Design bf16_unit, start of the top module:
module bf16_unit
# (parameter G = 6) (
    input  clk,
    input  reset,
    input  [15:0] in1,
    input  [15:0] in2,
    input  [15:0] in3,
    input  [15:0] in4,
    input  [15:0] in5,
    input  [15:0] in6,
    input  [15:0] in7,
    input  [15:0] in8,
    input  [15:0] in9,
    input  [15:0] in10,
    input  [15:0] in11,
    input  [15:0] in12,
    input  [15:0] in13,
    input  [15:0] in14,
    input  [15:0] in15,
    input  [15:0] in16,
    input  [15:0] in17,
    input  [15:0] in18,
    input  [4:0] funct5,
    output wire [15:0] result
);
Size in the first run: ~19000 cells after synthesis, about 310 I/O pins, roughly 170000 um^2 of cells after synthesis.
export LEC_CHECK = 0
export CAP_MARGIN = 20
export CORE_MARGIN = 2
export CORE_UTILIZATION = 72
export CTS_CLUSTER_DIAMETER = 350
export CTS_CLUSTER_SIZE = 14
export SLEW_MARGIN = 20
create_clock -name core_clock -period 4.86 [get_ports {clk}]
run.sh (not shown) runs the stock make flow with config.mk's settings and CLKGATE_MAP_FILE=.
The starting point finished with negative setup slack left.
Rerun with:
- CORE_UTILIZATION: 72 -> 71
- CTS_CLUSTER_DIAMETER: 350 -> default
- clock period: 4.86 -> 5.92 ns (I/O delays scaled with it)
Effect:
- Now the flow produced a clean layout
- core utilization is about the same
- power shrinks by 10%
- cell area is higher by 1.3%
- hold slack degrades by 10 ps
Rerun with:
- CORE_UTILIZATION: 71 -> 40
- CTS_CLUSTER_SIZE: 14 -> default
- PLACE_DENSITY: default -> 0.6
- clock period: 5.92 -> 12.4 ns (I/O delays scaled with it)
Result: Die size increases by 77%. Total power decreases by 51%. Hold slack is better by 21 ps. Cell area increases by 2.2%. Cell count increases by 11%. Core utilization decreases by 33 points. Global-route usage decreases by 15 points. Count of clock-buffer cells in the layout increases by 30. Combinational power decreases by 53%. Non-clock buffer count decreases by 27. First-iteration DRC count decreases by 23%.
Rerun with:
- CAP_MARGIN: 20 -> 15
- CORE_UTILIZATION: 40 -> 72
- clock period: 12.4 -> 5.24 ns (I/O delays scaled with it)
This time the run finished but fails on negative setup slack.
Setup slack gets worse by 4400 ps.
Routed wire length climbs by 2.7%.
First-iteration DRC count climbs by 34%.
Power climbs by 130%.
Die area drops by 44%.
Clock skew climbs by 21 ps.
Rerun with:
- CAP_MARGIN: 15 -> 20
- CORE_UTILIZATION: 72 -> 70
- clock period: 5.24 -> 6.22 ns (I/O delays scaled with it)
Now the flow finished with timing, DRC and antenna clean. Total power fell by 15%. Setup slack is better by 300 ps. Design area stays flat. Critical path depth fell by 1. Via count fell by 1.1%. Clock skew barely changes. Sequential power fell by 16%. Global-route usage fell by 1.5 points. Non-clock buffer count fell by 80.

* * *

## v55
Starting RTL as in the previous note.
clock: 11.7 ns
lec_check: 0
cap_margin: 20
cell_pad_in_sites_detail_placement: 1
cell_pad_in_sites_global_placement: 2
core_margin: 2
core_utilization: 40
gpl_routability_driven: 0
min_routing_layer: met2
place_density_lb_addon: 0.12
setup_slack_margin: -0.19
slew_margin: 20
Edits applied to the flow inputs when going from v55 to v40:
- clearing SETUP_SLACK_MARGIN, which used to be -0.19
- putting PLACE_DENSITY at 0.6 where nothing was set
- clearing CELL_PAD_IN_SITES_GLOBAL_PLACEMENT, which used to be 2
- clearing MIN_ROUTING_LAYER, which used to be met2
- clearing CELL_PAD_IN_SITES_DETAIL_PLACEMENT, which used to be 1
- swapping 40 for 9 in CORE_UTILIZATION
- clearing PLACE_DENSITY_LB_ADDON, which used to be 0.12
- clearing GPL_ROUTABILITY_DRIVEN, which used to be 0
- swapping 11.7 for 11.4 in the clock period (ns, I/O delays scaled along)
Findings:
On Yosys chip area, v40 tracks v55 almost exactly. v40 vs. v55: leakage dissipation was more or less identical, final-layout clock-cell area share went down by 0.82 points. Lower count of clock-buffer cells in the layout goes to v40 over v55. Per the comparison of v40 with v55, setup slack after layout went down by 500 ps, fraction of power consumed by combinational cells went down by 0.8 points. In the metrics for v55 and v40, the one carrying the higher number of inserted diodes is v55.
> inputs changed (v40 -> v23)
- CORE_UTILIZATION: 9 -> 40
- the clock period (ns, I/O delays scaled along): 11.4 -> 7.67
## What came out
- In the tables for v23 and v40, area growth from synthesis to final layout reads higher with v40.
- v40 -> v23: initial antenna violation count decreased by more than 10%
- Net switching component of the power ends up lower on v40.
- The core of v23 is more densely filled than that of v40.
- v40 -> v23: max-slew violation count delta 0, exact match
- Against v40, the final cell area of v23 is lower.
- Worst setup slack delta for v23 relative to v40: 2570 ps lower
Relative to v23, the following input files were edited for v38:
- CELL_PAD_IN_SITES_DETAIL_PLACEMENT now 2, previously not set
- CORE_MARGIN now 5, was 2
- the clock period (ns, I/O delays scaled along) now 9.0, was 7.67
Notes after the runs:
- Flow for v38 halted at global routing (5_1_grt), error code ODB-0269.
- Die height came out higher on v38 than on v23.
- Reported for v38 and v23, area fraction in compound gates turned out identical to the last digit.
- Pre-CTS worst setup slack ends up higher on v38.
- Floorplan check, v38 vs v23: die outline larger in v38
- v38 against v23: horizontal extent of the die picked up an extra about 0.9%; post-synth area from yosys stat neither gained nor lost much.
- There was hardly any difference in instance count after placement with tap cells included between v23 and v38.
#### Input delta (v10 over v38)
- an added SETUP_SLACK_MARGIN of -0.46
- a change of CORE_MARGIN from 5 to 2
- a deleted CELL_PAD_IN_SITES_DETAIL_PLACEMENT that had been 2
- a change of the clock period (ns, I/O delays scaled along) from 9.0 to 7.67
v10: PASS, flow complete, no timing, DRC or antenna violations
Number of distinct library cells after synthesis came out exactly the same in v10 and v38.
As far as yosys cell count goes, v38 and v10 are indistinguishable; the numbers are identical.
Between v38 and v10, the initial core utilization figures differ only marginally.
Compared with v38, in v10 post-DP HPWL down 38%; post-synth design cell area flat.
v10 and v38 ended up with nearly the same cell area reported after detailed placement.
v38 -> v10: core area flat
Height of the die: v10 vs v38 down 0.92%
v10 ended with less CTS buffer count than v38.
#### Input delta (v17 over v10)
- a deleted SETUP_SLACK_MARGIN that had been -0.46
- an added CTS_CLUSTER_SIZE of 32
- a change of CORE_UTILIZATION from 40 to 68
- a change of the clock period (ns, I/O delays scaled along) from 7.67 to 7.21
### Flow results
- v17 against v10: share of synthesized area occupied by flip-flops and latches neither gained nor lost much; half-perimeter wire length after detailed placement went down; via count went up 2580; placeable core region now sits lower; via count normalized by instance count +about 13%.
- Re clock latency of the later-clocked register in the worst-skew pair: v17 and v10 aren't equal, and the lower value belongs to v10.
- From v10 to v17 the numbers moved as follows: horizontal extent of the die went down 150 um; wire length decreased 0.79%; power after layout shows an increase of 1.7 mW.
- Compared with v10, v17 shows a higher core utilization at floorplan.
Power is estimated from default activity; no workload was simulated.
